<file path="flow/design.v">
module ALU (
    input wire [4:0] ALUOp,
    input wire [31:0] A,
    input wire [31:0] B,
    output wire [31:0] Result,
    output wire ALUExp
);
  wire [31:0] add_sub_res;
  wire [31:0] slt_res;
  wire [31:0] sltu_res;
  wire [31:0] and_res;
  wire [31:0] nor_res;
  wire [31:0] or_res;
  wire [31:0] xor_res;
  wire [31:0] sll_res;
  wire [31:0] sr_res;
  wire [31:0] lui_res;
  wire [31:0] mul_res;   
  wire [31:0] andn_res;
  wire [31:0] orn_res;
  wire [63:0] sr64_result;
  wire [63:0] mul64_res;   
  wire [31:0] div_res;   
  wire        add_ovf;
  wire        sub_ovf;
  wire        div_exc;
  wire        add_exc;
  wire        sub_exc;
  wire [31:0] adder_a;
  wire [31:0] adder_b;
  wire        adder_cin;
  wire [31:0] adder_res;
  wire        adder_cout;
  assign adder_a = A;
  assign adder_b = (ALUOp == 5'b00001 | ALUOp == 5'b00010 | ALUOp == 5'b00011) ? ~B : B;
  assign adder_cin = (ALUOp == 5'b00001 | ALUOp == 5'b00010 | ALUOp == 5'b00011) ? 1'b1 : 1'b0;
  assign {adder_cout, adder_res} = adder_a + adder_b + adder_cin;
  assign add_sub_res = adder_res;
  assign add_exc = (adder_a[31] ~^ adder_b[31]) & (adder_a[31] ^ adder_res[31]);
  assign sub_exc = (adder_a[31] ~^ adder_b[31]) & (adder_a[31] ^ adder_res[31]);
  assign add_ovf = add_exc;
  assign sub_ovf = sub_exc;
  assign slt_res = {31'b0, ((A[31] & ~B[31]) | ((A[31] ~^ B[31]) & adder_res[31]))};
  assign sltu_res = {31'b0, ~adder_cout};
  assign and_res = A & B;
  assign or_res = A | B;
  assign andn_res = A & ~B;
  assign orn_res = A | ~B;
  assign nor_res = ~(A | B);
  assign xor_res = A ^ B;
  assign lui_res = B;
  assign sll_res = A << B[4:0];
  assign sr64_result = {{32{(ALUOp == 5'b01010) & A[31]}}, A[31:0]} >> B[4:0];
  assign sr_res = sr64_result[31:0];
  assign mul64_res = A * B;
  assign mul_res = mul64_res[31:0];
  assign div_res = (B == 32'b0) ? 32'b0 : A / B;
  assign div_exc = (B == 32'b0);
  assign Result = ({32{ALUOp == 5'b00000}}   & add_sub_res
                  |{32{ALUOp == 5'b00001}}   & add_sub_res
                  |{32{ALUOp == 5'b00010}}   & slt_res
                  |{32{ALUOp == 5'b00011}}  & sltu_res
                  |{32{ALUOp == 5'b00100}}   & and_res
                  |{32{ALUOp == 5'b00101}}   & nor_res
                  |{32{ALUOp == 5'b00110}}    & or_res
                  |{32{ALUOp == 5'b00111}}   & xor_res
                  |{32{ALUOp == 5'b01000}}   & sll_res
                  |{32{ALUOp == 5'b01001}}   & sr_res
                  |{32{ALUOp == 5'b01010}}   & sr_res
                  |{32{ALUOp == 5'b01011}}   & lui_res
                  |{32{ALUOp == 5'b01100}}  & andn_res
                  |{32{ALUOp == 5'b01101}}   & orn_res
                  |{32{ALUOp == 5'b01110}}   & mul_res
                  |{32{ALUOp == 5'b01111}}   & div_res
                  |{32{ALUOp == 5'b00000}} & 32'b0);
  assign ALUExp = ({1{ALUOp == 5'b00000}}    & add_ovf
                  |{1{ALUOp == 5'b00001}}    & sub_ovf
                  |{1{ALUOp == 5'b01111}}    & div_exc);
endmodule
module alu_unit (
    input  wire        clk,
    input  wire        rst,
    input  wire        in_valid,
    output wire        in_ready,
    input  wire [ 4:0] in_op,
    input  wire [31:0] in_a,
    input  wire [31:0] in_b,
    output reg         out_valid,
    output reg  [31:0] out_result,
    output reg         out_exc
);
  reg        v1;
  reg [ 4:0] op1;
  reg [31:0] a1;
  reg [31:0] b1;
  wire [31:0] alu_res;
  wire        alu_exc;
  assign in_ready = 1'b1;
  ALU u_alu (
      .ALUOp (op1),
      .A     (a1),
      .B     (b1),
      .Result(alu_res),
      .ALUExp(alu_exc)
  );
  always @(posedge clk) begin
    if (rst) begin
      v1        <= 1'b0;
      out_valid <= 1'b0;
    end else begin
      v1        <= in_valid;
      out_valid <= v1;
    end
    op1        <= in_op;
    a1         <= in_a;
    b1         <= in_b;
    out_result <= alu_res;
    out_exc    <= alu_exc;
  end
endmodule
</file>
<file path="flow/run.sh">
#!/bin/bash
# the make line also repeats each setting of config.mk as NAME=value (left out here)
make -C /OpenROAD-flow-scripts/flow DESIGN_CONFIG=/design/flow/config.mk WORK_HOME=/design/flow/orfs CLKGATE_MAP_FILE= finish
</file>
<file path="flow/config.mk">
export PLATFORM = sky130hd
export DESIGN_NAME = alu_unit
export DESIGN_NICKNAME = alu_unit
export VERILOG_FILES = /design/flow/design.v
export SDC_FILE = /design/flow/constraint.sdc
export NUM_CORES = 4
export LEC_CHECK = 0
export ABC_AREA = 1
export CAP_MARGIN = 40
export CORE_MARGIN = 9
export CORE_UTILIZATION = 15
export CTS_CLUSTER_DIAMETER = 253
export MIN_ROUTING_LAYER = met1
export SLEW_MARGIN = 0
export TNS_END_PERCENT = 75
</file>
<file path="flow/constraint.sdc">
create_clock -name core_clock -period 39.2 [get_ports {clk}]
set_input_delay 7.8400 -clock core_clock [delete_from_list [all_inputs] [get_ports {clk}]]
set_output_delay 7.8400 -clock core_clock [all_outputs]
set_load 0.01 [all_outputs]
</file>
==> metrics.json, run 1 <==
{
  "outcome": {"value": "complete, but fails checks"},
  "layout.failed_checks": {"value": "negative setup slack"},
  "area_of_the_multi_input_gates": {"value": 52640, "unit": "µm²"},
  "critical_path_class": {"value": "register to register"},
  "global_route_wire_length_before_repair": {"value": 397800, "unit": "µm"},
  "placed_cells_incl_taps": {"value": 15510},
  "nNetsFinal": {"value": 12420},
  "synth_adder_area_share": {"value": 32.76, "unit": "%"},
  "dominantRegCellSynth": {"value": "sky130_fd_sc_hd__dfxtp_1"},
  "clockNetworkPower": {"value": 108, "unit": "µW"},
  "sequential_cell_area": {"value": 2121, "unit": "µm²"},
  "worst_r2r_startpoint": {"value": "b1[0]$_DFF_P_"},
  "peakVddDrop": {"value": 186.8, "unit": "µV"},
  "worst_setup_path_end_kind": {"value": "register"},
  "portBuffers": {"value": 105},
  "ff2ff_setup_slack": {"value": -22.13, "unit": "ns"},
  "die_h": {"value": 629.2, "unit": "µm"},
  "setup_repair_after_global_routing_missed_its_margin": {"value": "yes"},
  "max-slew-margin-rel": {"value": 33.91, "unit": "%"},
  "fin_skew": {"value": 0.03101, "unit": "ns"},
  "cts.clk_slew.worst_paths": {"value": 0.11, "unit": "ns"},
  "top_cells_by_count": {"value": "sky130_fd_sc_hd__nand2_1, sky130_fd_sc_hd__inv_1, sky130_fd_sc_hd__ha_1"},
  "fill_cells": {"value": 40910},
  "worstHoldPathCells": {"value": 2},
  "startpoint_type": {"value": "register"},
  "report.final.slew_viol_count": {"value": 0},
  "worst_setup_path_endpoint": {"value": "out_result[0]$_DFF_P_"},
  "top_power_group": {"value": "combinational logic"},
  "crit-reg2reg-capture": {"value": "out_result[0]$_DFF_P_"},
  "drv.max_cap_violation_count": {"value": 0},
  "most_common_cell": {"value": "sky130_fd_sc_hd__nand2_1"},
  "clock_insertion_delay_worst_skew": {"value": 0.45, "unit": "ns"},
  "crit_cells": {"value": 504},
  "power.density_cell_area": {"value": 41.94, "unit": "nW/µm²"},
  "netlist_area_before_placement": {"value": 56040, "unit": "µm²"},
  "synth-xor-area-share": {"value": 6.970, "unit": "%"},
  "synth_cells": {"value": 8609},
  "pg_seq": {"value": 132, "unit": "µW"},
  "core_util_floorplan": {"value": 15.06, "unit": "%"},
  "die-width": {"value": 629.2, "unit": "µm"},
  "synth.area.top_cells": {"value": "sky130_fd_sc_hd__ha_1, sky130_fd_sc_hd__nand2_1, sky130_fd_sc_hd__fa_1"},
  "detail_route.drc_violations": {"value": 0},
  "cts.htree.levels": {"value": 3},
  "drt_iter0_drcs": {"value": 4803},
  "crit_path_max_fanout": {"value": 8},
  "globalRoute.totalOverflow": {"value": 0},
  "clock_tree_from_tritoncts": {"value": "done"},
  "detailedPlacementHpwl": {"value": 210800, "unit": "µm"},
  "worstMarginPinSlew": {"value": 0.9664, "unit": "ns"},
  "first_pass_iters": {"value": 6},
  "clock_tree.root_cell": {"value": "sky130_fd_sc_hd__clkbuf_16"},
  "min_to": {"value": "out_valid$_SDFF_PP0_"},
  "fin_ws": {"value": -22.13, "unit": "ns"},
  "synth.mux.area_fraction": {"value": 0.5001, "unit": "%"},
  "last_weighted_congestion_value_of_the_routability_driven_placer": {"value": 1.001},
  "p_total": {"value": 3749, "unit": "µW"},
  "synth_area_leader_cell": {"value": "sky130_fd_sc_hd__ha_1"},
  "yosysSeqAreaShare": {"value": 3.715, "unit": "%"},
  "post_dp_cell_area": {"value": 79300, "unit": "µm²"},
  "global_routing_usage_summed_across_all_routing_layers": {"value": 12.85, "unit": "%"},
  "switching_share": {"value": 55.89, "unit": "%"},
  "edf_count": {"value": 0},
  "openroad_warnings": {"value": 129},
  "area_growth": {"value": 59.48, "unit": "%"},
  "worstHoldPathType": {"value": "register to register"},
  "pg_comb": {"value": 3510, "unit": "µW"},
  "synthArstFlopShare": {"value": 0, "unit": "%"},
  "critical-path-top-delay-family": {"value": "simple AND/OR/NAND/NOR gates"},
  "die_area": {"value": 395900, "unit": "µm²"},
  "route.detailed.vias_per_inst": {"value": 4.158},
  "ant_nets": {"value": 0},
  "detailroute.via_count": {"value": 67150},
  "internal_power": {"value": 1654, "unit": "µW"},
  "post-route-min-period": {"value": 61.33, "unit": "ns"},
  "antenna_violations_before_repair": {"value": 16},
  "net-switching-power": {"value": 2095, "unit": "µW"},
  "cts_buffer_depth": {"value": 2},
  "core.rowCount": {"value": 224},
  "p_seq_share": {"value": 3.5, "unit": "%"},
  "finalCritPeriodShare": {"value": 156.4, "unit": "%"},
  "dp_slack": {"value": -25.18, "unit": "ns"},
  "synth.yosys.warnings": {"value": 1},
  "stdcell_area": {"value": 89370, "unit": "µm²"},
  "share_comb_of_total_power": {"value": 93.6, "unit": "%"},
  "ys_sh_aoi": {"value": 15.84, "unit": "%"},
  "synth.distinct_cells": {"value": 91},
  "routed_wirelength": {"value": 269500, "unit": "µm"},
  "synth-cells-yosys": {"value": 8609},
  "core_area": {"value": 372200, "unit": "µm²"},
  "slowest_delay": {"value": 0.47, "unit": "ns"},
  "final_cell_count_no_fill": {"value": 16150},
  "synthTopLogicFamily": {"value": "adder cells"},
  "clock_sinks": {"value": 104},
  "critical_path_arrival": {"value": 61.66, "unit": "ns"},
  "critical_path.startpoint": {"value": "b1[0]$_DFF_P_"},
  "grt_start_max_net_pins": {"value": 64},
  "netlist.area_leader.share": {"value": 18.15, "unit": "%"},
  "wire_per_inst": {"value": 16.69, "unit": "µm"},
  "ys.flops": {"value": 104},
  "cell_depth_of_the_worst_flop_to_flop_path": {"value": 504},
  "tritoncts.num_buffers": {"value": 9},
  "via_count_of_the_first_global_routing_pass": {"value": 66000},
  "boundaryPins": {"value": 107},
  "final-setup-viol-count": {"value": 9},
  "power_leakage": {"value": 0.04578, "unit": "µW"},
  "cp_common_cell": {"value": "sky130_fd_sc_hd__buf_4"},
  "number_of_hold_slack_violations_in_the_final_timing_report": {"value": 0},
  "synth-area-yosys": {"value": 56040, "unit": "µm²"},
  "syn_nets": {"value": 9903},
  "max_freq": {"value": 16.31, "unit": "MHz"},
  "hold_buffers": {"value": 0},
  "critical_path_buf_inv_count": {"value": 162},
  "power_frac_clock": {"value": 2.9, "unit": "%"},
  "synth-simple-area-share": {"value": 26.94, "unit": "%"},
  "synthesis.area_per_instance": {"value": 6.509, "unit": "µm²"},
  "holdCritStartpoint": {"value": "v1$_SDFF_PP0_"},
  "cell_at_the_slowest_stage_of_the_critical_path": {"value": "sky130_fd_sc_hd__or4_4"},
  "worst_ep_required_time": {"value": 39.53, "unit": "ns"}
}
## metrics by stage
stage	setup TNS (ns)	hold WS (ns)	util [%]
final	-110.89	0.4080	24.01
after global routing	-140.67	0.4175	24.01
after CTS	-98.65	0.4101	22.99
after detailed placement	-135.88	0.3994	21.31
after global placement	-129.11	0.3924	21.29
after floorplan	-84.81	0.3883	-
## routing by layer
layer	track usage (%)	vias up	share of wire [%]	routed length [µm]
met5	0	-	0.0096	26
met4	6.514	6	6.1	16360
met3	1.291	571	5.4	14540
met2	21.98	1973	47	126300
met1	16.00	31960	42	112300
li1	-	32630	-	-
## layout make-up
type | count | area share (%)
diodes | 46 | 0.1288
clock buffers | 9 | 0.2520
clock inverters | 7 | 0.1022
inverters | 1562 | 6.686
multi-input cells | 6639 | 58.90
flip-flops and latches | 104 | 2.373
well taps | 4972 | 6.961
repair buffers | 2805 | 24.57
repair inverters | 4 | 0.03220
## what timing repair did
action,in CTS,in global routing
gates cloned,9,0
pin swaps,345,399
buffers inserted,455,121
gates resized,544,644
endpoints found under the setup margin,10,10
==> run 2, diff against run 1 <==
- CAP_MARGIN: 40 -> 20
- CORE_MARGIN: 9 -> 2
- CORE_UTILIZATION: 15 -> 69
- CTS_CLUSTER_DIAMETER: 253 -> 349
- CTS_CLUSTER_SIZE: unset -> 96
- MIN_ROUTING_LAYER: met1 -> unset
- PLACE_DENSITY: unset -> 0.38
- SLEW_MARGIN: 0 -> 20
- TNS_END_PERCENT: 75 -> unset
- clock period: 39.2 -> 33.8 ns (I/O delays scaled with it)
==> metrics.json, run 2 <==
{
  "core_area": {"value": 80420, "unit": "µm²"},
  "yosysSeqAreaShare": {"value": 3.715, "unit": "%"},
  "synth_adder_area_share": {"value": 32.76, "unit": "%"},
  "synth-xor-area-share": {"value": 6.970, "unit": "%"},
  "dp_slack": {"value": -31.87, "unit": "ns"},
  "portBuffers": {"value": 105},
  "synth-cells-yosys": {"value": 8609},
  "synth-area-yosys": {"value": 56040, "unit": "µm²"},
  "synth_area_leader_cell": {"value": "sky130_fd_sc_hd__ha_1"},
  "synth.yosys.warnings": {"value": 1},
  "last_weighted_congestion_value_of_the_routability_driven_placer": {"value": 1.315},
  "die-width": {"value": 289.0, "unit": "µm"},
  "die_area": {"value": 83510, "unit": "µm²"},
  "detailedPlacementHpwl": {"value": 201200, "unit": "µm"},
  "dominantRegCellSynth": {"value": "sky130_fd_sc_hd__dfxtp_1"},
  "synthesis.area_per_instance": {"value": 6.509, "unit": "µm²"},
  "synth.mux.area_fraction": {"value": 0.5001, "unit": "%"},
  "synthArstFlopShare": {"value": 0, "unit": "%"},
  "most_common_cell": {"value": "sky130_fd_sc_hd__nand2_1"},
  "ys_sh_aoi": {"value": 15.84, "unit": "%"},
  "core.rowCount": {"value": 104},
  "synth.distinct_cells": {"value": 91},
  "top_cells_by_count": {"value": "sky130_fd_sc_hd__nand2_1, sky130_fd_sc_hd__inv_1, sky130_fd_sc_hd__ha_1"},
  "error": {"value": "[ERROR DPL-0033] detailed placement checks failed during check placement."},
  "ys.flops": {"value": 104},
  "outcome": {"value": "aborted with a tool error"},
  "die_h": {"value": 289.0, "unit": "µm"},
  "synth-simple-area-share": {"value": 26.94, "unit": "%"},
  "synth.area.top_cells": {"value": "sky130_fd_sc_hd__ha_1, sky130_fd_sc_hd__nand2_1, sky130_fd_sc_hd__fa_1"},
  "boundaryPins": {"value": 107},
  "netlist_area_before_placement": {"value": 56040, "unit": "µm²"},
  "failed_stage": {"value": "clock tree synthesis"},
  "synth_cells": {"value": 8609},
  "edf_count": {"value": 0},
  "syn_nets": {"value": 9903},
  "netlist.area_leader.share": {"value": 18.15, "unit": "%"},
  "synthTopLogicFamily": {"value": "adder cells"},
  "core_util_floorplan": {"value": 69.69, "unit": "%"}
}
-- run 2: through the flow --
step / util, % / cell area (µm²) / instances
floorplan: - / 57530 / 8609
global placement: 91.62 / 73680 / 11510
detailed placement: 91.62 / 73680 / 11510
==> run 3, diff against run 2 <==
- CORE_UTILIZATION: 69 -> 66
- CTS_CLUSTER_DIAMETER: 349 -> 206
- CTS_CLUSTER_SIZE: 96 -> 64
- HOLD_SLACK_MARGIN: unset -> 0.29
- MAX_ROUTING_LAYER: unset -> met4
- PLACE_DENSITY: 0.38 -> 0.6
- clock period: 33.8 -> 55.3 ns (I/O delays scaled with it)
==> metrics.json, run 3 <==
{
  "synth-cells-yosys": {"value": 8609},
  "synthesis.area_per_instance": {"value": 6.509, "unit": "µm²"},
  "synth.area.top_cells": {"value": "sky130_fd_sc_hd__ha_1, sky130_fd_sc_hd__nand2_1, sky130_fd_sc_hd__fa_1"},
  "ys.flops": {"value": 104},
  "synth.mux.area_fraction": {"value": 0.5001, "unit": "%"},
  "globalRoute.totalOverflow": {"value": 1939},
  "edf_count": {"value": 0},
  "synth-xor-area-share": {"value": 6.970, "unit": "%"},
  "tritoncts.num_buffers": {"value": 9},
  "die-width": {"value": 295.4, "unit": "µm"},
  "outcome": {"value": "aborted with a tool error"},
  "netlist_area_before_placement": {"value": 56040, "unit": "µm²"},
  "synth_area_leader_cell": {"value": "sky130_fd_sc_hd__ha_1"},
  "synth-area-yosys": {"value": 56040, "unit": "µm²"},
  "core.rowCount": {"value": 106},
  "synth.distinct_cells": {"value": 91},
  "top_cells_by_count": {"value": "sky130_fd_sc_hd__nand2_1, sky130_fd_sc_hd__inv_1, sky130_fd_sc_hd__ha_1"},
  "boundaryPins": {"value": 107},
  "cts_buffer_depth": {"value": 2},
  "last_weighted_congestion_value_of_the_routability_driven_placer": {"value": 1.305},
  "dominantRegCellSynth": {"value": "sky130_fd_sc_hd__dfxtp_1"},
  "post_dp_cell_area": {"value": 73050, "unit": "µm²"},
  "netlist.area_leader.share": {"value": 18.15, "unit": "%"},
  "most_common_cell": {"value": "sky130_fd_sc_hd__nand2_1"},
  "clock_sinks": {"value": 104},
  "clock_tree.root_cell": {"value": "sky130_fd_sc_hd__clkbuf_16"},
  "synth_cells": {"value": 8609},
  "synthArstFlopShare": {"value": 0, "unit": "%"},
  "syn_nets": {"value": 9903},
  "global_routing_usage_summed_across_all_routing_layers": {"value": 91.99, "unit": "%"},
  "ys_sh_aoi": {"value": 15.84, "unit": "%"},
  "synth.yosys.warnings": {"value": 1},
  "error": {"value": "[ERROR GRT-0232] Routing congestion too high. Check the congestion heatmap in the GUI."},
  "cts.htree.levels": {"value": 3},
  "die_h": {"value": 295.4, "unit": "µm"},
  "synth_adder_area_share": {"value": 32.76, "unit": "%"},
  "synth-simple-area-share": {"value": 26.94, "unit": "%"},
  "detailedPlacementHpwl": {"value": 189000, "unit": "µm"},
  "die_area": {"value": 87260, "unit": "µm²"},
  "core_util_floorplan": {"value": 66.86, "unit": "%"},
  "failed_stage": {"value": "global routing"},
  "synthTopLogicFamily": {"value": "adder cells"},
  "portBuffers": {"value": 105},
  "core_area": {"value": 83820, "unit": "µm²"},
  "yosysSeqAreaShare": {"value": 3.715, "unit": "%"}
}
run 3: repair_timing:
item,4_1_cts
gates cloned,3
setup buffers,49
hold buffers,0
endpoints found under the setup margin,4
gates resized,132
pin swaps,57
run 3: layer usage:
metal	global-route usage, %	GRT overflow
met3	80.01	151
met2	104.6	1202
met5	-	-
met1	87.68	124
met4	95.84	462
run 3: through the flow:
stage / instances / hold slack [ns] / utilization (%) / setup WS, ns
CTS: 11600 / 0.4138 / 88.64 / -7.058
floorplan: 8609 / 0.3883 / - / -3.379
detailed placement: 11530 / 0.3964 / 87.15 / -9.190
global placement: 11530 / 0.3909 / 87.15 / -5.875
==> run 4, diff against run 3 <==
- ABC_AREA: 1 -> unset
- CORE_UTILIZATION: 66 -> 65
- CTS_CLUSTER_DIAMETER: 206 -> unset
- CTS_CLUSTER_SIZE: 64 -> unset
- HOLD_SLACK_MARGIN: 0.29 -> unset
- MAX_ROUTING_LAYER: met4 -> unset
- PLACE_DENSITY: 0.6 -> unset
- clock period: 55.3 -> 52.6 ns (I/O delays scaled with it)
==> metrics.json, run 4 <==
{
  "outcome": {"value": "aborted with a tool error"},
  "failed_stage": {"value": "global routing"},
  "error": {"value": "[ERROR GRT-0116] Global routing finished with congestion. Check the congestion regions in the DRC Viewer."},
  "synth-xor-area-share": {"value": 7.644, "unit": "%"},
  "post_dp_cell_area": {"value": 72970, "unit": "µm²"},
  "syn_nets": {"value": 8740},
  "globalRoute.totalOverflow": {"value": 3330},
  "die_h": {"value": 294.3, "unit": "µm"},
  "yosysSeqAreaShare": {"value": 3.802, "unit": "%"},
  "cts.htree.levels": {"value": 3},
  "synth.mux.area_fraction": {"value": 3.786, "unit": "%"},
  "synth.area.top_cells": {"value": "sky130_fd_sc_hd__ha_1, sky130_fd_sc_hd__fa_1, sky130_fd_sc_hd__nand2_1"},
  "synth_cells": {"value": 7446},
  "clock_tree.root_cell": {"value": "sky130_fd_sc_hd__clkbuf_16"},
  "dominantRegCellSynth": {"value": "sky130_fd_sc_hd__dfxtp_1"},
  "ys_sh_aoi": {"value": 23.67, "unit": "%"},
  "synthTopLogicFamily": {"value": "adder cells"},
  "placed_cells_incl_taps": {"value": 10350},
  "synthesis.area_per_instance": {"value": 7.355, "unit": "µm²"},
  "clock_sinks": {"value": 104},
  "synth-simple-area-share": {"value": 20.63, "unit": "%"},
  "synth-cells-yosys": {"value": 7446},
  "core_area": {"value": 83560, "unit": "µm²"},
  "core.rowCount": {"value": 106},
  "last_weighted_congestion_value_of_the_routability_driven_placer": {"value": 1.190},
  "top_cells_by_count": {"value": "sky130_fd_sc_hd__nand2_1, sky130_fd_sc_hd__ha_1, sky130_fd_sc_hd__nor2_1"},
  "dp_slack": {"value": -9.128, "unit": "ns"},
  "most_common_cell": {"value": "sky130_fd_sc_hd__nand2_1"},
  "synth.yosys.warnings": {"value": 1},
  "netlist.area_leader.share": {"value": 18.57, "unit": "%"},
  "core_util_floorplan": {"value": 65.55, "unit": "%"},
  "synth-area-yosys": {"value": 54770, "unit": "µm²"},
  "synth_area_leader_cell": {"value": "sky130_fd_sc_hd__ha_1"},
  "die_area": {"value": 86590, "unit": "µm²"},
  "synth.distinct_cells": {"value": 102},
  "synth_adder_area_share": {"value": 33.52, "unit": "%"},
  "die-width": {"value": 294.3, "unit": "µm"},
  "ys.flops": {"value": 104},
  "boundaryPins": {"value": 107},
  "detailedPlacementHpwl": {"value": 213500, "unit": "µm"},
  "edf_count": {"value": 0},
  "global_routing_usage_summed_across_all_routing_layers": {"value": 95.93, "unit": "%"},
  "synthArstFlopShare": {"value": 0, "unit": "%"},
  "netlist_area_before_placement": {"value": 54770, "unit": "µm²"},
  "portBuffers": {"value": 105},
  "cts_buffer_depth": {"value": 2},
  "tritoncts.num_buffers": {"value": 9}
}
==> run 4: through the flow <==
| stage | hold slack (ns) | utilization [%] | setup TNS (ns) | total power (µW) |
|---|---|---|---|---|
| after global placement | 0.4214 | 87.33 | -14.59 | 3222 |
| after detailed placement | 0.4291 | 87.33 | -22.25 | 3463 |
| after CTS | 0.4495 | 94.82 | -7.754 | 3680 |
| after floorplan | 0.4138 | - | -9.788 | 2259 |
==> run 4: repair_timing <==
item                                    4_1_cts
endpoints found under the setup margin        4
gates resized                               647
hold buffers                                  0
endpoints found under the hold margin         0
pin swaps                                   393
cloned                                        1
buffers inserted                            363
==> run 4: routing by layer <==
layer | overflow | track usage (%)
met1 | 236 | 90.81
met5 | 30 | 72.09
met3 | 222 | 85.42
met4 | 765 | 100.9
met2 | 2077 | 110.3
==> run 5, diff against run 4 <==
- CORE_UTILIZATION: 65 -> 53
- CTS_CLUSTER_SIZE: unset -> 48
- GPL_ROUTABILITY_DRIVEN: unset -> 1
- GPL_TIMING_DRIVEN: unset -> 1
- SETUP_SLACK_MARGIN: unset -> 5.0
- clock period: 52.6 -> 69.0 ns (I/O delays scaled with it)
==> metrics.json, run 5 <==
{
  "finalCritPeriodShare": {"value": 91.96, "unit": "%"},
  "top_power_group": {"value": "combinational logic"},
  "crit-reg2reg-capture": {"value": "out_result[0]$_DFF_P_"},
  "synth_area_leader_cell": {"value": "sky130_fd_sc_hd__ha_1"},
  "outcome": {"value": "complete, but fails checks"},
  "slowest_delay": {"value": 0.57, "unit": "ns"},
  "synthArstFlopShare": {"value": 0, "unit": "%"},
  "tritoncts.num_buffers": {"value": 9},
  "fin_skew": {"value": 0.02650, "unit": "ns"},
  "via_count_of_the_first_global_routing_pass": {"value": 59500},
  "post-route-min-period": {"value": 63.45, "unit": "ns"},
  "worstHoldPathType": {"value": "register to register"},
  "drv.max_cap_violation_count": {"value": 1},
  "report.final.slew_viol_count": {"value": 1},
  "placed_cells_incl_taps": {"value": 8901},
  "net-switching-power": {"value": 1715, "unit": "µW"},
  "fin_hold_ws": {"value": 0.4481, "unit": "ns"},
  "holdCritStartpoint": {"value": "v1$_SDFF_PP0_"},
  "detail_route.drc_violations": {"value": 0},
  "netlist.area_leader.share": {"value": 18.57, "unit": "%"},
  "netlist_area_before_placement": {"value": 54770, "unit": "µm²"},
  "power.density_cell_area": {"value": 42.10, "unit": "nW/µm²"},
  "core_area": {"value": 102200, "unit": "µm²"},
  "ant_nets": {"value": 0},
  "cell_depth_of_the_worst_flop_to_flop_path": {"value": 299},
  "detailedPlacementHpwl": {"value": 208800, "unit": "µm"},
  "post_dp_cell_area": {"value": 59030, "unit": "µm²"},
  "detailroute.via_count": {"value": 63740},
  "share_comb_of_total_power": {"value": 95.1, "unit": "%"},
  "max_freq": {"value": 15.76, "unit": "MHz"},
  "number_of_hold_slack_violations_in_the_final_timing_report": {"value": 0},
  "setup_repair_after_global_routing_missed_its_margin": {"value": "no"},
  "drt_iter0_drcs": {"value": 8167},
  "route.detailed.vias_per_inst": {"value": 6.897},
  "die_h": {"value": 325.5, "unit": "µm"},
  "core_util_floorplan": {"value": 53.60, "unit": "%"},
  "worstHoldPathCells": {"value": 1},
  "openroad_warnings": {"value": 126},
  "final-setup-viol-count": {"value": 0},
  "stdcell_area": {"value": 66140, "unit": "µm²"},
  "synth-xor-area-share": {"value": 7.644, "unit": "%"},
  "top_cells_by_count": {"value": "sky130_fd_sc_hd__nand2_1, sky130_fd_sc_hd__ha_1, sky130_fd_sc_hd__nor2_1"},
  "power_leakage": {"value": 0.03057, "unit": "µW"},
  "portBuffers": {"value": 105},
  "startpoint_type": {"value": "register"},
  "cp_common_cell": {"value": "sky130_fd_sc_hd__buf_4"},
  "fin_ws": {"value": 5.546, "unit": "ns"},
  "synthesis.area_per_instance": {"value": 7.355, "unit": "µm²"},
  "first_pass_iters": {"value": 9},
  "critical_path.startpoint": {"value": "b1[14]$_DFF_P_"},
  "worst_r2r_startpoint": {"value": "b1[14]$_DFF_P_"},
  "tns": {"value": 0, "unit": "ns"},
  "clock_insertion_delay_worst_skew": {"value": 0.42, "unit": "ns"},
  "synth-area-yosys": {"value": 54770, "unit": "µm²"},
  "antenna_violations_before_repair": {"value": 21},
  "synth-cells-yosys": {"value": 7446},
  "critical_path_arrival": {"value": 63.78, "unit": "ns"},
  "area_growth": {"value": 20.76, "unit": "%"},
  "yosysSeqAreaShare": {"value": 3.802, "unit": "%"},
  "layout.failed_checks": {"value": "max-capacitance violations, max-slew violations"},
  "boundaryPins": {"value": 107},
  "critical_path_buf_inv_count": {"value": 38},
  "most_common_cell": {"value": "sky130_fd_sc_hd__nand2_1"},
  "global_routing_usage_summed_across_all_routing_layers": {"value": 49.86, "unit": "%"},
  "final_cell_count_no_fill": {"value": 9241},
  "synth_adder_area_share": {"value": 33.52, "unit": "%"},
  "routed_wirelength": {"value": 280700, "unit": "µm"},
  "peakVddDrop": {"value": 279.9, "unit": "µV"},
  "worst_setup_path_end_kind": {"value": "register"},
  "ys_sh_aoi": {"value": 23.67, "unit": "%"},
  "min_to": {"value": "out_valid$_SDFF_PP0_"},
  "worstMarginPinSlew": {"value": 1.493, "unit": "ns"},
  "synthTopLogicFamily": {"value": "adder cells"},
  "critical_path_class": {"value": "register to register"},
  "globalRoute.totalOverflow": {"value": 0},
  "max-slew-margin-rel": {"value": -0.2823, "unit": "%"},
  "edf_count": {"value": 0},
  "die_area": {"value": 105900, "unit": "µm²"},
  "internal_power": {"value": 1069, "unit": "µW"},
  "syn_nets": {"value": 8740},
  "clock_sinks": {"value": 104},
  "ys.flops": {"value": 104},
  "worst_setup_path_endpoint": {"value": "out_result[0]$_DFF_P_"},
  "pg_comb": {"value": 2650, "unit": "µW"},
  "cell_at_the_slowest_stage_of_the_critical_path": {"value": "sky130_fd_sc_hd__or4_4"},
  "clock_tree_from_tritoncts": {"value": "done"},
  "wire_per_inst": {"value": 30.38, "unit": "µm"},
  "synth.yosys.warnings": {"value": 1},
  "cts_buffer_depth": {"value": 2},
  "worst_ep_required_time": {"value": 69.33, "unit": "ns"},
  "clock_tree.root_cell": {"value": "sky130_fd_sc_hd__clkbuf_16"},
  "dominantRegCellSynth": {"value": "sky130_fd_sc_hd__dfxtp_1"},
  "synth-simple-area-share": {"value": 20.63, "unit": "%"},
  "grt_start_max_net_pins": {"value": 63},
  "dp_slack": {"value": -4.103, "unit": "ns"},
  "cts.clk_slew.worst_paths": {"value": 0.09, "unit": "ns"},
  "clockNetworkPower": {"value": 60.5, "unit": "µW"},
  "cts.htree.levels": {"value": 3},
  "synth.mux.area_fraction": {"value": 3.786, "unit": "%"},
  "global_route_wire_length_before_repair": {"value": 394300, "unit": "µm"},
  "power_frac_clock": {"value": 2.2, "unit": "%"},
  "crit_path_max_fanout": {"value": 15},
  "critical-path-top-delay-family": {"value": "AND-OR/OR-AND gates"},
  "p_seq_share": {"value": 2.7, "unit": "%"},
  "core.rowCount": {"value": 117},
  "pg_seq": {"value": 76.5, "unit": "µW"},
  "synth.area.top_cells": {"value": "sky130_fd_sc_hd__ha_1, sky130_fd_sc_hd__fa_1, sky130_fd_sc_hd__nand2_1"},
  "switching_share": {"value": 61.59, "unit": "%"},
  "die-width": {"value": 325.5, "unit": "µm"},
  "synth_cells": {"value": 7446},
  "last_weighted_congestion_value_of_the_routability_driven_placer": {"value": 1.105},
  "crit_cells": {"value": 299},
  "ff2ff_setup_slack": {"value": 5.55, "unit": "ns"},
  "fill_cells": {"value": 9061},
  "synth.distinct_cells": {"value": 102},
  "nNetsFinal": {"value": 9153}
}
## run 5: cell type report
type / count / area (µm²) / area share [%]
inverter: 666 / 2505 / 3.787
antenna: 9 / 22.52 / 0.03405
multi-input combinational: 6335 / 53100 / 80.29
clock inverter: 7 / 77.57 / 0.1173
clock buffer: 9 / 225.2 / 0.3405
timing repair buffer: 743 / 6386 / 9.656
tap: 1368 / 1712 / 2.588
sequential: 104 / 2108 / 3.188
## run 5: layer usage
| metal | share of wire [%] | global-route usage (%) | vias up |
|---|---|---|---|
| met4 | 9.4 | 34.74 | 18 |
| met3 | 15 | 17.60 | 1539 |
| met5 | 0.043 | 0.04529 | - |
| li1 | - | - | 27010 |
| met2 | 40 | 72.38 | 5002 |
| met1 | 35 | 61.42 | 30170 |
## run 5: what timing repair did
action                     CTS  global route
pin swaps                   74           251
gates cloned                 4            10
resized                    316           541
setup buffers               78           223
setup endpoints to repair    4             3
hold buffers                 0             0
## run 5: through the flow
stage / total power [µW] / util, %
after floorplan: 1709 / -
after global placement: 2417 / 57.76
after detailed placement: 2488 / 57.77
after CTS: 2573 / 60.07
after global routing: 2935 / 64.71
final: 2784 / 64.73
==> run 6, diff against run 5 <==
- ABC_AREA: unset -> 0
- CAP_MARGIN: 20 -> 40
- CELL_PAD_IN_SITES_DETAIL_PLACEMENT: unset -> 2
- CORE_MARGIN: 2 -> 8
- CORE_UTILIZATION: 53 -> 21
- CTS_CLUSTER_SIZE: 48 -> 42
- GPL_ROUTABILITY_DRIVEN: 1 -> 0
- GPL_TIMING_DRIVEN: 1 -> unset
- MAX_ROUTING_LAYER: unset -> met4
- MIN_ROUTING_LAYER: unset -> met2
- PLACE_DENSITY: unset -> 0.6
- SLEW_MARGIN: 20 -> 30
- clock period: 69.0 -> 64.0 ns (I/O delays scaled with it)
==> metrics.json, run 6 <==
{
  "outcome": {"value": "aborted with a tool error"},
  "failed_stage": {"value": "global routing"},
  "error": {"value": "[ERROR GRT-0116] Global routing finished with congestion. Check the congestion regions in the DRC Viewer."},
  "dominantRegCellSynth": {"value": "sky130_fd_sc_hd__dfxtp_1"},
  "dp_slack": {"value": -11.92, "unit": "ns"},
  "portBuffers": {"value": 105},
  "synth-cells-yosys": {"value": 7446},
  "synth.area.top_cells": {"value": "sky130_fd_sc_hd__ha_1, sky130_fd_sc_hd__fa_1, sky130_fd_sc_hd__nand2_1"},
  "top_cells_by_count": {"value": "sky130_fd_sc_hd__nand2_1, sky130_fd_sc_hd__ha_1, sky130_fd_sc_hd__nor2_1"},
  "ys.flops": {"value": 104},
  "synth.mux.area_fraction": {"value": 3.786, "unit": "%"},
  "die_area": {"value": 277400, "unit": "µm²"},
  "clock_tree.root_cell": {"value": "sky130_fd_sc_hd__clkbuf_16"},
  "synth.yosys.warnings": {"value": 1},
  "die_h": {"value": 526.7, "unit": "µm"},
  "die-width": {"value": 526.7, "unit": "µm"},
  "synthTopLogicFamily": {"value": "adder cells"},
  "synth-xor-area-share": {"value": 7.644, "unit": "%"},
  "synth-area-yosys": {"value": 54770, "unit": "µm²"},
  "synth_adder_area_share": {"value": 33.52, "unit": "%"},
  "syn_nets": {"value": 8740},
  "core_util_floorplan": {"value": 21.11, "unit": "%"},
  "yosysSeqAreaShare": {"value": 3.802, "unit": "%"},
  "synthesis.area_per_instance": {"value": 7.355, "unit": "µm²"},
  "ys_sh_aoi": {"value": 23.67, "unit": "%"},
  "core.rowCount": {"value": 187},
  "most_common_cell": {"value": "sky130_fd_sc_hd__nand2_1"},
  "tritoncts.num_buffers": {"value": 9},
  "synth.distinct_cells": {"value": 102},
  "synth-simple-area-share": {"value": 20.63, "unit": "%"},
  "synth_cells": {"value": 7446},
  "edf_count": {"value": 0},
  "global_routing_usage_summed_across_all_routing_layers": {"value": 72.99, "unit": "%"},
  "core_area": {"value": 259500, "unit": "µm²"},
  "netlist_area_before_placement": {"value": 54770, "unit": "µm²"},
  "clock_sinks": {"value": 104},
  "detailedPlacementHpwl": {"value": 332400, "unit": "µm"},
  "synthArstFlopShare": {"value": 0, "unit": "%"},
  "globalRoute.totalOverflow": {"value": 7801},
  "cts_buffer_depth": {"value": 2},
  "boundaryPins": {"value": 107},
  "synth_area_leader_cell": {"value": "sky130_fd_sc_hd__ha_1"},
  "netlist.area_leader.share": {"value": 18.57, "unit": "%"},
  "cts.htree.levels": {"value": 3}
}
==> run 6: per-stage QoR <==
step	area, µm²	utilization [%]	hold slack, ns	total power, µW	cells
4_1_cts	73450	28.31	0.4379	3456	11740
3_5_place_dp	65540	25.26	0.4277	3295	11350
3_3_place_gp	65490	25.24	0.4172	2741	11350
2_1_floorplan	56130	-	0.4138	1852	7446
==> run 6: routing by layer <==
| layer | GRT usage [%] | overflow |
|---|---|---|
| met1 | - | - |
| met2 | 75.76 | 2555 |
| met3 | 78.25 | 4009 |
| met4 | 58.88 | 1237 |
| met5 | - | - |
==> run 6: timing repair <==
item,4_1_cts
gates resized,940
pin swaps,337
buffers inserted,365
hold buffers,0
endpoints found under the setup margin,6
gates cloned,5
==> run 7, diff against run 6 <==
- ABC_AREA: 0 -> unset
- CAP_MARGIN: 40 -> 20
- CELL_PAD_IN_SITES_DETAIL_PLACEMENT: 2 -> unset
- CORE_MARGIN: 8 -> 2
- CORE_UTILIZATION: 21 -> 70
- CTS_CLUSTER_DIAMETER: unset -> 134
- CTS_CLUSTER_SIZE: 42 -> unset
- GPL_ROUTABILITY_DRIVEN: 0 -> unset
- MIN_ROUTING_LAYER: met2 -> unset
- PLACE_DENSITY: 0.6 -> 0.67
- SETUP_SLACK_MARGIN: 5.0 -> unset
- SLEW_MARGIN: 30 -> 20
- TNS_END_PERCENT: unset -> 5
- clock period: 64.0 -> 41.0 ns (I/O delays scaled with it)
==> metrics.json, run 7 <==
{
  "error": {"value": "[ERROR DPL-0038] Utilization greater than 100%, impossible to legalize"},
  "die-width": {"value": 283.7, "unit": "µm"},
  "synth.area.top_cells": {"value": "sky130_fd_sc_hd__ha_1, sky130_fd_sc_hd__fa_1, sky130_fd_sc_hd__nand2_1"},
  "synth-xor-area-share": {"value": 7.644, "unit": "%"},
  "synthTopLogicFamily": {"value": "adder cells"},
  "synth-area-yosys": {"value": 54770, "unit": "µm²"},
  "core_util_floorplan": {"value": 70.70, "unit": "%"},
  "synth.yosys.warnings": {"value": 1},
  "dominantRegCellSynth": {"value": "sky130_fd_sc_hd__dfxtp_1"},
  "synth-cells-yosys": {"value": 7446},
  "die_area": {"value": 80490, "unit": "µm²"},
  "portBuffers": {"value": 105},
  "netlist.area_leader.share": {"value": 18.57, "unit": "%"},
  "syn_nets": {"value": 8740},
  "synthArstFlopShare": {"value": 0, "unit": "%"},
  "detailedPlacementHpwl": {"value": 232100, "unit": "µm"},
  "yosysSeqAreaShare": {"value": 3.802, "unit": "%"},
  "last_weighted_congestion_value_of_the_routability_driven_placer": {"value": 1.234},
  "synth_area_leader_cell": {"value": "sky130_fd_sc_hd__ha_1"},
  "ys.flops": {"value": 104},
  "synth.mux.area_fraction": {"value": 3.786, "unit": "%"},
  "dp_slack": {"value": -23.96, "unit": "ns"},
  "synth.distinct_cells": {"value": 102},
  "synth_adder_area_share": {"value": 33.52, "unit": "%"},
  "core.rowCount": {"value": 102},
  "outcome": {"value": "aborted with a tool error"},
  "synthesis.area_per_instance": {"value": 7.355, "unit": "µm²"},
  "die_h": {"value": 283.7, "unit": "µm"},
  "boundaryPins": {"value": 107},
  "synth_cells": {"value": 7446},
  "ys_sh_aoi": {"value": 23.67, "unit": "%"},
  "core_area": {"value": 77470, "unit": "µm²"},
  "edf_count": {"value": 0},
  "placed_cells_incl_taps": {"value": 10300},
  "synth-simple-area-share": {"value": 20.63, "unit": "%"},
  "most_common_cell": {"value": "sky130_fd_sc_hd__nand2_1"},
  "netlist_area_before_placement": {"value": 54770, "unit": "µm²"},
  "top_cells_by_count": {"value": "sky130_fd_sc_hd__nand2_1, sky130_fd_sc_hd__ha_1, sky130_fd_sc_hd__nor2_1"},
  "failed_stage": {"value": "clock tree synthesis"}
}
-- run 7: through the flow --
stage               area [µm²]  TNS, ns
floorplan                56330   -76.54
global placement         72450   -89.16
detailed placement       72450  -125.72
==> run 8, diff against run 7 <==
- ABC_AREA: unset -> 1
- CORE_UTILIZATION: 70 -> 52
- CTS_CLUSTER_DIAMETER: 134 -> 363
- CTS_CLUSTER_SIZE: unset -> 99
- MAX_ROUTING_LAYER: met4 -> unset
- PLACE_DENSITY: 0.67 -> 0.36
- SETUP_SLACK_MARGIN: unset -> -2.0
- TNS_END_PERCENT: 5 -> unset
- clock period: 41.0 -> 54.7 ns (I/O delays scaled with it)
==> metrics.json, run 8 <==
{
  "worst_ep_required_time": {"value": 55.06, "unit": "ns"},
  "netlist_area_before_placement": {"value": 56040, "unit": "µm²"},
  "worstMarginPinSlew": {"value": 1.328, "unit": "ns"},
  "most_common_cell": {"value": "sky130_fd_sc_hd__nand2_1"},
  "tritoncts.num_buffers": {"value": 9},
  "die-width": {"value": 332.3, "unit": "µm"},
  "cts.htree.levels": {"value": 3},
  "first_pass_iters": {"value": 10},
  "clock_sinks": {"value": 104},
  "antenna_violations_before_repair": {"value": 26},
  "ys_sh_aoi": {"value": 15.84, "unit": "%"},
  "hold_buffers": {"value": 0},
  "outcome": {"value": "complete, but fails checks"},
  "share_comb_of_total_power": {"value": 93.6, "unit": "%"},
  "route.detailed.vias_per_inst": {"value": 6.026},
  "drt_iter0_drcs": {"value": 8241},
  "worst_setup_path_end_kind": {"value": "register"},
  "detail_route.drc_violations": {"value": 0},
  "synthesis.area_per_instance": {"value": 6.509, "unit": "µm²"},
  "fin_skew": {"value": 0.02301, "unit": "ns"},
  "portBuffers": {"value": 105},
  "global_route_wire_length_before_repair": {"value": 392300, "unit": "µm"},
  "synth_cells": {"value": 8609},
  "synth_area_leader_cell": {"value": "sky130_fd_sc_hd__ha_1"},
  "net-switching-power": {"value": 1583, "unit": "µW"},
  "top_power_group": {"value": "combinational logic"},
  "worstHoldPathType": {"value": "register to register"},
  "fill_cells": {"value": 7243},
  "global_routing_usage_summed_across_all_routing_layers": {"value": 45.97, "unit": "%"},
  "crit-reg2reg-capture": {"value": "out_result[0]$_DFF_P_"},
  "synth_adder_area_share": {"value": 32.76, "unit": "%"},
  "critical-path-top-delay-family": {"value": "AND-OR/OR-AND gates"},
  "worstHoldPathCells": {"value": 2},
  "critical_path_buf_inv_count": {"value": 90},
  "clock_tree_from_tritoncts": {"value": "done"},
  "ant_nets": {"value": 0},
  "setup_repair_after_global_routing_missed_its_margin": {"value": "yes"},
  "cp_common_cell": {"value": "sky130_fd_sc_hd__nand2_2"},
  "syn_nets": {"value": 9903},
  "cts_buffer_depth": {"value": 2},
  "clock_tree.root_cell": {"value": "sky130_fd_sc_hd__clkbuf_16"},
  "detailroute.via_count": {"value": 73920},
  "routed_wirelength": {"value": 294400, "unit": "µm"},
  "post-route-min-period": {"value": 65.34, "unit": "ns"},
  "synth.distinct_cells": {"value": 91},
  "synthTopLogicFamily": {"value": "adder cells"},
  "number_of_hold_slack_violations_in_the_final_timing_report": {"value": 0},
  "cell_depth_of_the_worst_flop_to_flop_path": {"value": 509},
  "startpoint_type": {"value": "register"},
  "ys.flops": {"value": 104},
  "ff2ff_setup_slack": {"value": -10.64, "unit": "ns"},
  "critical_path_class": {"value": "register to register"},
  "synth-simple-area-share": {"value": 26.94, "unit": "%"},
  "p_seq_share": {"value": 3.6, "unit": "%"},
  "synth-xor-area-share": {"value": 6.970, "unit": "%"},
  "netlist.area_leader.share": {"value": 18.15, "unit": "%"},
  "die_h": {"value": 332.3, "unit": "µm"},
  "clockNetworkPower": {"value": 77.7, "unit": "µW"},
  "openroad_warnings": {"value": 131},
  "cts.clk_slew.worst_paths": {"value": 0.11, "unit": "ns"},
  "placed_cells_incl_taps": {"value": 11850},
  "critical_path.startpoint": {"value": "b1[29]$_DFF_P_"},
  "core_area": {"value": 107100, "unit": "µm²"},
  "holdCritStartpoint": {"value": "v1$_SDFF_PP0_"},
  "via_count_of_the_first_global_routing_pass": {"value": 68170},
  "report.final.slew_viol_count": {"value": 0},
  "post_dp_cell_area": {"value": 73660, "unit": "µm²"},
  "critical_path_arrival": {"value": 65.71, "unit": "ns"},
  "stdcell_area": {"value": 82730, "unit": "µm²"},
  "synthArstFlopShare": {"value": 0, "unit": "%"},
  "last_weighted_congestion_value_of_the_routability_driven_placer": {"value": 1.071},
  "clock_insertion_delay_worst_skew": {"value": 0.43, "unit": "ns"},
  "pg_seq": {"value": 98.3, "unit": "µW"},
  "drv.max_cap_violation_count": {"value": 0},
  "final_cell_count_no_fill": {"value": 12270},
  "power_leakage": {"value": 0.04436, "unit": "µW"},
  "power.density_cell_area": {"value": 33.38, "unit": "nW/µm²"},
  "synth-cells-yosys": {"value": 8609},
  "dominantRegCellSynth": {"value": "sky130_fd_sc_hd__dfxtp_1"},
  "cell_at_the_slowest_stage_of_the_critical_path": {"value": "sky130_fd_sc_hd__o21ai_0"},
  "peakVddDrop": {"value": 123.1, "unit": "µV"},
  "max_freq": {"value": 15.30, "unit": "MHz"},
  "yosysSeqAreaShare": {"value": 3.715, "unit": "%"},
  "finalCritPeriodShare": {"value": 119.5, "unit": "%"},
  "synth.area.top_cells": {"value": "sky130_fd_sc_hd__ha_1, sky130_fd_sc_hd__nand2_1, sky130_fd_sc_hd__fa_1"},
  "final_core_util": {"value": 77.28, "unit": "%"},
  "switching_share": {"value": 57.33, "unit": "%"},
  "boundaryPins": {"value": 107},
  "top_cells_by_count": {"value": "sky130_fd_sc_hd__nand2_1, sky130_fd_sc_hd__inv_1, sky130_fd_sc_hd__ha_1"},
  "crit_cells": {"value": 509},
  "power_frac_clock": {"value": 2.8, "unit": "%"},
  "pg_comb": {"value": 2590, "unit": "µW"},
  "grt_start_max_net_pins": {"value": 52},
  "nNetsFinal": {"value": 12140},
  "max-slew-margin-rel": {"value": 10.52, "unit": "%"},
  "detailedPlacementHpwl": {"value": 201200, "unit": "µm"},
  "worst_setup_path_endpoint": {"value": "out_result[0]$_DFF_P_"},
  "edf_count": {"value": 0},
  "area_growth": {"value": 47.63, "unit": "%"},
  "slowest_delay": {"value": 1.04, "unit": "ns"},
  "synth.yosys.warnings": {"value": 1},
  "wire_per_inst": {"value": 24.00, "unit": "µm"},
  "die_area": {"value": 110400, "unit": "µm²"},
  "layout.failed_checks": {"value": "negative setup slack"},
  "crit_path_max_fanout": {"value": 13},
  "fin_ws": {"value": -10.64, "unit": "ns"},
  "synth.mux.area_fraction": {"value": 0.5001, "unit": "%"},
  "internal_power": {"value": 1178, "unit": "µW"},
  "min_to": {"value": "out_valid$_SDFF_PP0_"},
  "globalRoute.totalOverflow": {"value": 0},
  "worst_r2r_startpoint": {"value": "b1[29]$_DFF_P_"},
  "final-setup-viol-count": {"value": 4},
  "synth-area-yosys": {"value": 56040, "unit": "µm²"},
  "core.rowCount": {"value": 120},
  "core_util_floorplan": {"value": 52.35, "unit": "%"}
}
==> run 8: timing repair <==
item / in CTS / in global routing
pin swaps: 270 / 527
resized: 430 / 819
endpoints found under the setup margin: 4 / 4
buffers inserted: 201 / 177
cloned: 12 / 6
==> run 8: stage by stage <==
stage	power, µW	hold WS, ns	TNS (ns)	setup WS [ns]
after global routing	3052	0.4530	-42.66	-13.56
after global placement	2386	0.3937	-15.29	-7.236
after detailed placement	2472	0.4123	-23.26	-9.333
final	2761	0.4273	-29.59	-10.64
after CTS	2605	0.4252	-11.41	-5.802
after floorplan	1753	0.3883	-6.571	-4.112
==> run 8: cell type report <==
type	instances	area, µm²	share of cell area [%]
clock buffer	9	225.2	0.2722
inverter	1562	5987	7.237
timing repair inverter	5	48.80	0.05898
clock inverter	7	88.84	0.1074
multi-input combinational	6641	52690	63.69
sequential	104	2110	2.550
timing repair buffer	2522	19790	23.92
antenna	13	32.53	0.03932
tap	1403	1755	2.122
==> run 8: metal layers <==
| metal | wire length [µm] | vias to the layer above | track usage, % |
|---|---|---|---|
| met3 | 38790 | 2079 | 11.06 |
| met2 | 123100 | 5360 | 71.75 |
| met5 | 330 | - | 0 |
| met4 | 28040 | 36 | 27.93 |
| met1 | 104100 | 34450 | 57.30 |
| li1 | - | 32000 | - |
==> run 9, diff against run 8 <==
- CORE_UTILIZATION: 52 -> 58
- CTS_CLUSTER_DIAMETER: 363 -> unset
- CTS_CLUSTER_SIZE: 99 -> unset
- PLACE_DENSITY: 0.36 -> 0.6
- SETUP_SLACK_MARGIN: -2.0 -> unset
- TNS_END_PERCENT: unset -> 5
- clock period: 54.7 -> 59.9 ns (I/O delays scaled with it)
==> metrics.json, run 9 <==
{
  "power_frac_clock": {"value": 2.7, "unit": "%"},
  "antenna_violations_before_repair": {"value": 27},
  "fin_ws": {"value": -5.138, "unit": "ns"},
  "cell_depth_of_the_worst_flop_to_flop_path": {"value": 518},
  "clock_tree_from_tritoncts": {"value": "done"},
  "detail_route.drc_violations": {"value": 0},
  "switching_share": {"value": 58.15, "unit": "%"},
  "synth-cells-yosys": {"value": 8609},
  "clock_tree.root_cell": {"value": "sky130_fd_sc_hd__clkbuf_16"},
  "route.layer.met1.wl": {"value": 94130, "unit": "µm"},
  "die_h": {"value": 314.8, "unit": "µm"},
  "netlist_area_before_placement": {"value": 56040, "unit": "µm²"},
  "worst_ep_required_time": {"value": 60.20, "unit": "ns"},
  "dr.max_layer_used": {"value": "met5"},
  "final-setup-viol-count": {"value": 3},
  "detailroute.wirelength.met3": {"value": 36560, "unit": "µm"},
  "share_comb_of_total_power": {"value": 93.8, "unit": "%"},
  "portBuffers": {"value": 105},
  "worst_r2r_startpoint": {"value": "b1[0]$_DFF_P_"},
  "internal_power": {"value": 1052, "unit": "µW"},
  "grt_start_max_net_pins": {"value": 65},
  "startpoint_type": {"value": "register"},
  "pg_comb": {"value": 2360, "unit": "µW"},
  "critical-path-top-delay-family": {"value": "simple AND/OR/NAND/NOR gates"},
  "net-switching-power": {"value": 1461, "unit": "µW"},
  "clockNetworkPower": {"value": 67.4, "unit": "µW"},
  "fill_cells": {"value": 6250},
  "tritoncts.num_buffers": {"value": 9},
  "cts_buffer_depth": {"value": 2},
  "critical_path_buf_inv_count": {"value": 113},
  "synth-xor-area-share": {"value": 6.970, "unit": "%"},
  "post-route-min-period": {"value": 65.04, "unit": "ns"},
  "max-slew-margin-rel": {"value": 21.68, "unit": "%"},
  "top_power_group": {"value": "combinational logic"},
  "placed_cells_incl_taps": {"value": 11780},
  "ys_sh_aoi": {"value": 15.84, "unit": "%"},
  "die_area": {"value": 99120, "unit": "µm²"},
  "worstHoldPathCells": {"value": 2},
  "critical_path_arrival": {"value": 65.34, "unit": "ns"},
  "p_seq_share": {"value": 3.5, "unit": "%"},
  "pg_seq": {"value": 88.2, "unit": "µW"},
  "cts.clk_slew.worst_paths": {"value": 0.09, "unit": "ns"},
  "ff2ff_setup_slack": {"value": -5.14, "unit": "ns"},
  "most_common_cell": {"value": "sky130_fd_sc_hd__nand2_1"},
  "globalRoute.totalOverflow": {"value": 0},
  "critical_path_class": {"value": "register to register"},
  "drv.max_cap_violation_count": {"value": 0},
  "setup_repair_after_global_routing_missed_its_margin": {"value": "yes"},
  "openroad_warnings": {"value": 130},
  "final_cell_count_no_fill": {"value": 11970},
  "synthArstFlopShare": {"value": 0, "unit": "%"},
  "worstMarginPinSlew": {"value": 1.145, "unit": "ns"},
  "via_count_of_the_first_global_routing_pass": {"value": 70030},
  "synth-area-yosys": {"value": 56040, "unit": "µm²"},
  "ys.flops": {"value": 104},
  "die-width": {"value": 314.8, "unit": "µm"},
  "dominantRegCellSynth": {"value": "sky130_fd_sc_hd__dfxtp_1"},
  "outcome": {"value": "complete, but fails checks"},
  "synth.distinct_cells": {"value": 91},
  "synthesis.area_per_instance": {"value": 6.509, "unit": "µm²"},
  "slowest_delay": {"value": 0.35, "unit": "ns"},
  "synth.mux.area_fraction": {"value": 0.5001, "unit": "%"},
  "route.detailed.vias_per_inst": {"value": 6.026},
  "core_util_floorplan": {"value": 58.21, "unit": "%"},
  "power.density_cell_area": {"value": 32.24, "unit": "nW/µm²"},
  "layout.failed_checks": {"value": "negative setup slack"},
  "synth.area.top_cells": {"value": "sky130_fd_sc_hd__ha_1, sky130_fd_sc_hd__nand2_1, sky130_fd_sc_hd__fa_1"},
  "syn_nets": {"value": 9903},
  "final_core_util": {"value": 80.95, "unit": "%"},
  "crit_cells": {"value": 518},
  "crit_path_max_fanout": {"value": 15},
  "clock_insertion_delay_worst_skew": {"value": 0.44, "unit": "ns"},
  "power_leakage": {"value": 0.04307, "unit": "µW"},
  "routed_wirelength": {"value": 272600, "unit": "µm"},
  "synth.yosys.warnings": {"value": 1},
  "synth_area_leader_cell": {"value": "sky130_fd_sc_hd__ha_1"},
  "detailroute.via_count": {"value": 72150},
  "first_pass_iters": {"value": 10},
  "met2_length": {"value": 113200, "unit": "µm"},
  "synth-simple-area-share": {"value": 26.94, "unit": "%"},
  "global_routing_usage_summed_across_all_routing_layers": {"value": 50.83, "unit": "%"},
  "report.final.slew_viol_count": {"value": 0},
  "netlist.area_leader.share": {"value": 18.15, "unit": "%"},
  "boundaryPins": {"value": 107},
  "max_freq": {"value": 15.38, "unit": "MHz"},
  "wire_per_inst": {"value": 22.77, "unit": "µm"},
  "top_cells_by_count": {"value": "sky130_fd_sc_hd__nand2_1, sky130_fd_sc_hd__inv_1, sky130_fd_sc_hd__ha_1"},
  "peakVddDrop": {"value": 171.1, "unit": "µV"},
  "drt_iter0_drcs": {"value": 8312},
  "area_of_the_multi_input_gates": {"value": 49700, "unit": "µm²"},
  "core_area": {"value": 96280, "unit": "µm²"},
  "ant_nets": {"value": 0},
  "worst_setup_path_end_kind": {"value": "register"},
  "nNetsFinal": {"value": 11970},
  "global_route_wire_length_before_repair": {"value": 388000, "unit": "µm"},
  "critical_path.startpoint": {"value": "b1[0]$_DFF_P_"},
  "detailedPlacementHpwl": {"value": 200200, "unit": "µm"},
  "cts.htree.levels": {"value": 3},
  "synth_cells": {"value": 8609},
  "area_growth": {"value": 39.07, "unit": "%"},
  "synthTopLogicFamily": {"value": "adder cells"},
  "last_weighted_congestion_value_of_the_routability_driven_placer": {"value": 1.117},
  "edf_count": {"value": 0},
  "core.rowCount": {"value": 114},
  "number_of_hold_slack_violations_in_the_final_timing_report": {"value": 0},
  "crit-reg2reg-capture": {"value": "out_result[0]$_DFF_P_"},
  "cp_common_cell": {"value": "sky130_fd_sc_hd__nand2_1"},
  "worst_setup_path_endpoint": {"value": "out_result[0]$_DFF_P_"},
  "worstHoldPathType": {"value": "register to register"},
  "sequential_cell_area": {"value": 2110, "unit": "µm²"},
  "yosysSeqAreaShare": {"value": 3.715, "unit": "%"},
  "min_to": {"value": "out_valid$_SDFF_PP0_"},
  "synth_adder_area_share": {"value": 32.76, "unit": "%"},
  "tns": {"value": -9.065, "unit": "ns"},
  "cell_at_the_slowest_stage_of_the_critical_path": {"value": "sky130_fd_sc_hd__ha_1"},
  "holdCritStartpoint": {"value": "v1$_SDFF_PP0_"},
  "clock_sinks": {"value": 104},
  "finalCritPeriodShare": {"value": 108.6, "unit": "%"},
  "fin_skew": {"value": 0.03623, "unit": "ns"}
}
-- run 9: stage by stage --
| step | cell area, µm² | hold slack [ns] | setup slack, ns | total power, µW |
|---|---|---|---|---|
| after floorplan | 56330 | 0.3883 | 0.01449 | 1594 |
| after global placement | 73310 | 0.3906 | -2.893 | 2158 |
| after detailed placement | 73310 | 0.4073 | -5.564 | 2297 |
| after CTS | 75450 | 0.4192 | -2.043 | 2398 |
| after global routing | 77910 | 0.4592 | -8.544 | 2756 |
| final | 77930 | 0.4157 | -5.138 | 2513 |
-- run 9: timing repair --
action | in CTS | in global routing
setup endpoints to repair | 3 | 4
resized | 280 | 383
pin swaps | 123 | 237
buffers inserted | 83 | 72
cloned | 4 | 2
hold buffers | 0 | 0
-- run 9: metal layers --
| metal | vias to the layer above | track usage, % |
|---|---|---|
| met5 | - | 0 |
| met3 | 1991 | 15.98 |
| met4 | 20 | 39.81 |
| met1 | 33300 | 58.83 |
| li1 | 31650 | - |
| met2 | 5184 | 77.91 |
-- run 9: layout make-up --
cell class,count,area share (%)
clock buffers,10,0.2938
clock inverters,6,0.07064
well taps,1276,2.049
flip-flops and latches,104,2.707
repair buffers,2362,23.43
multi-input cells,6638,63.77
inverters,1562,7.613
repair inverters,3,0.02248
diodes,13,0.04174
==> run 10, diff against run 9 <==
- MAX_ROUTING_LAYER: unset -> met4
- TNS_END_PERCENT: 5 -> unset
- clock period: 59.9 -> 59.7 ns (I/O delays scaled with it)
==> metrics.json, run 10 <==
{
  "outcome": {"value": "aborted with a tool error"},
  "failed_stage": {"value": "global routing"},
  "error": {"value": "[ERROR GRT-0232] Routing congestion too high. Check the congestion heatmap in the GUI."},
  "synth-cells-yosys": {"value": 8609},
  "synthesis.area_per_instance": {"value": 6.509, "unit": "µm²"},
  "detailedPlacementHpwl": {"value": 206600, "unit": "µm"},
  "synth-xor-area-share": {"value": 6.970, "unit": "%"},
  "synthTopLogicFamily": {"value": "adder cells"},
  "synth_area_leader_cell": {"value": "sky130_fd_sc_hd__ha_1"},
  "edf_count": {"value": 0},
  "synth_adder_area_share": {"value": 32.76, "unit": "%"},
  "synth.distinct_cells": {"value": 91},
  "dp_slack": {"value": -5.748, "unit": "ns"},
  "boundaryPins": {"value": 107},
  "dominantRegCellSynth": {"value": "sky130_fd_sc_hd__dfxtp_1"},
  "core_area": {"value": 96280, "unit": "µm²"},
  "cts_buffer_depth": {"value": 2},
  "tritoncts.num_buffers": {"value": 9},
  "synth-area-yosys": {"value": 56040, "unit": "µm²"},
  "post_dp_cell_area": {"value": 73040, "unit": "µm²"},
  "hold_buffers": {"value": 0},
  "die_area": {"value": 99120, "unit": "µm²"},
  "synth.mux.area_fraction": {"value": 0.5001, "unit": "%"},
  "globalRoute.totalOverflow": {"value": 1155},
  "clock_sinks": {"value": 104},
  "global_routing_usage_summed_across_all_routing_layers": {"value": 86.47, "unit": "%"},
  "die-width": {"value": 314.8, "unit": "µm"},
  "last_weighted_congestion_value_of_the_routability_driven_placer": {"value": 1.124},
  "synth-simple-area-share": {"value": 26.94, "unit": "%"},
  "synth_cells": {"value": 8609},
  "ys.flops": {"value": 104},
  "synth.area.top_cells": {"value": "sky130_fd_sc_hd__ha_1, sky130_fd_sc_hd__nand2_1, sky130_fd_sc_hd__fa_1"},
  "cts.htree.levels": {"value": 3},
  "most_common_cell": {"value": "sky130_fd_sc_hd__nand2_1"},
  "ys_sh_aoi": {"value": 15.84, "unit": "%"},
  "synthArstFlopShare": {"value": 0, "unit": "%"},
  "syn_nets": {"value": 9903},
  "netlist.area_leader.share": {"value": 18.15, "unit": "%"},
  "top_cells_by_count": {"value": "sky130_fd_sc_hd__nand2_1, sky130_fd_sc_hd__inv_1, sky130_fd_sc_hd__ha_1"},
  "synth.yosys.warnings": {"value": 1},
  "core_util_floorplan": {"value": 58.21, "unit": "%"},
  "die_h": {"value": 314.8, "unit": "µm"},
  "yosysSeqAreaShare": {"value": 3.715, "unit": "%"},
  "portBuffers": {"value": 105},
  "core.rowCount": {"value": 114},
  "clock_tree.root_cell": {"value": "sky130_fd_sc_hd__clkbuf_16"},
  "netlist_area_before_placement": {"value": 56040, "unit": "µm²"}
}
## run 10: metrics by stage
stage | utilization (%) | instances
CTS | 79.98 | 11990
detailed placement | 75.86 | 11750
global placement | 75.86 | 11750
floorplan | - | 8609
## run 10: timing repair
item / in CTS
setup buffers: 215
resized: 410
pin swaps: 227
gates cloned: 10
setup endpoints to repair: 3
## run 10: layer usage
layer  overflow  global-route usage [%]
met4        278                   83.89
met3         62                   72.66
met5          -                       -
met1         90                   85.20
met2        725                   99.69
No activity file was given, so power comes from the tool's default toggle rates.
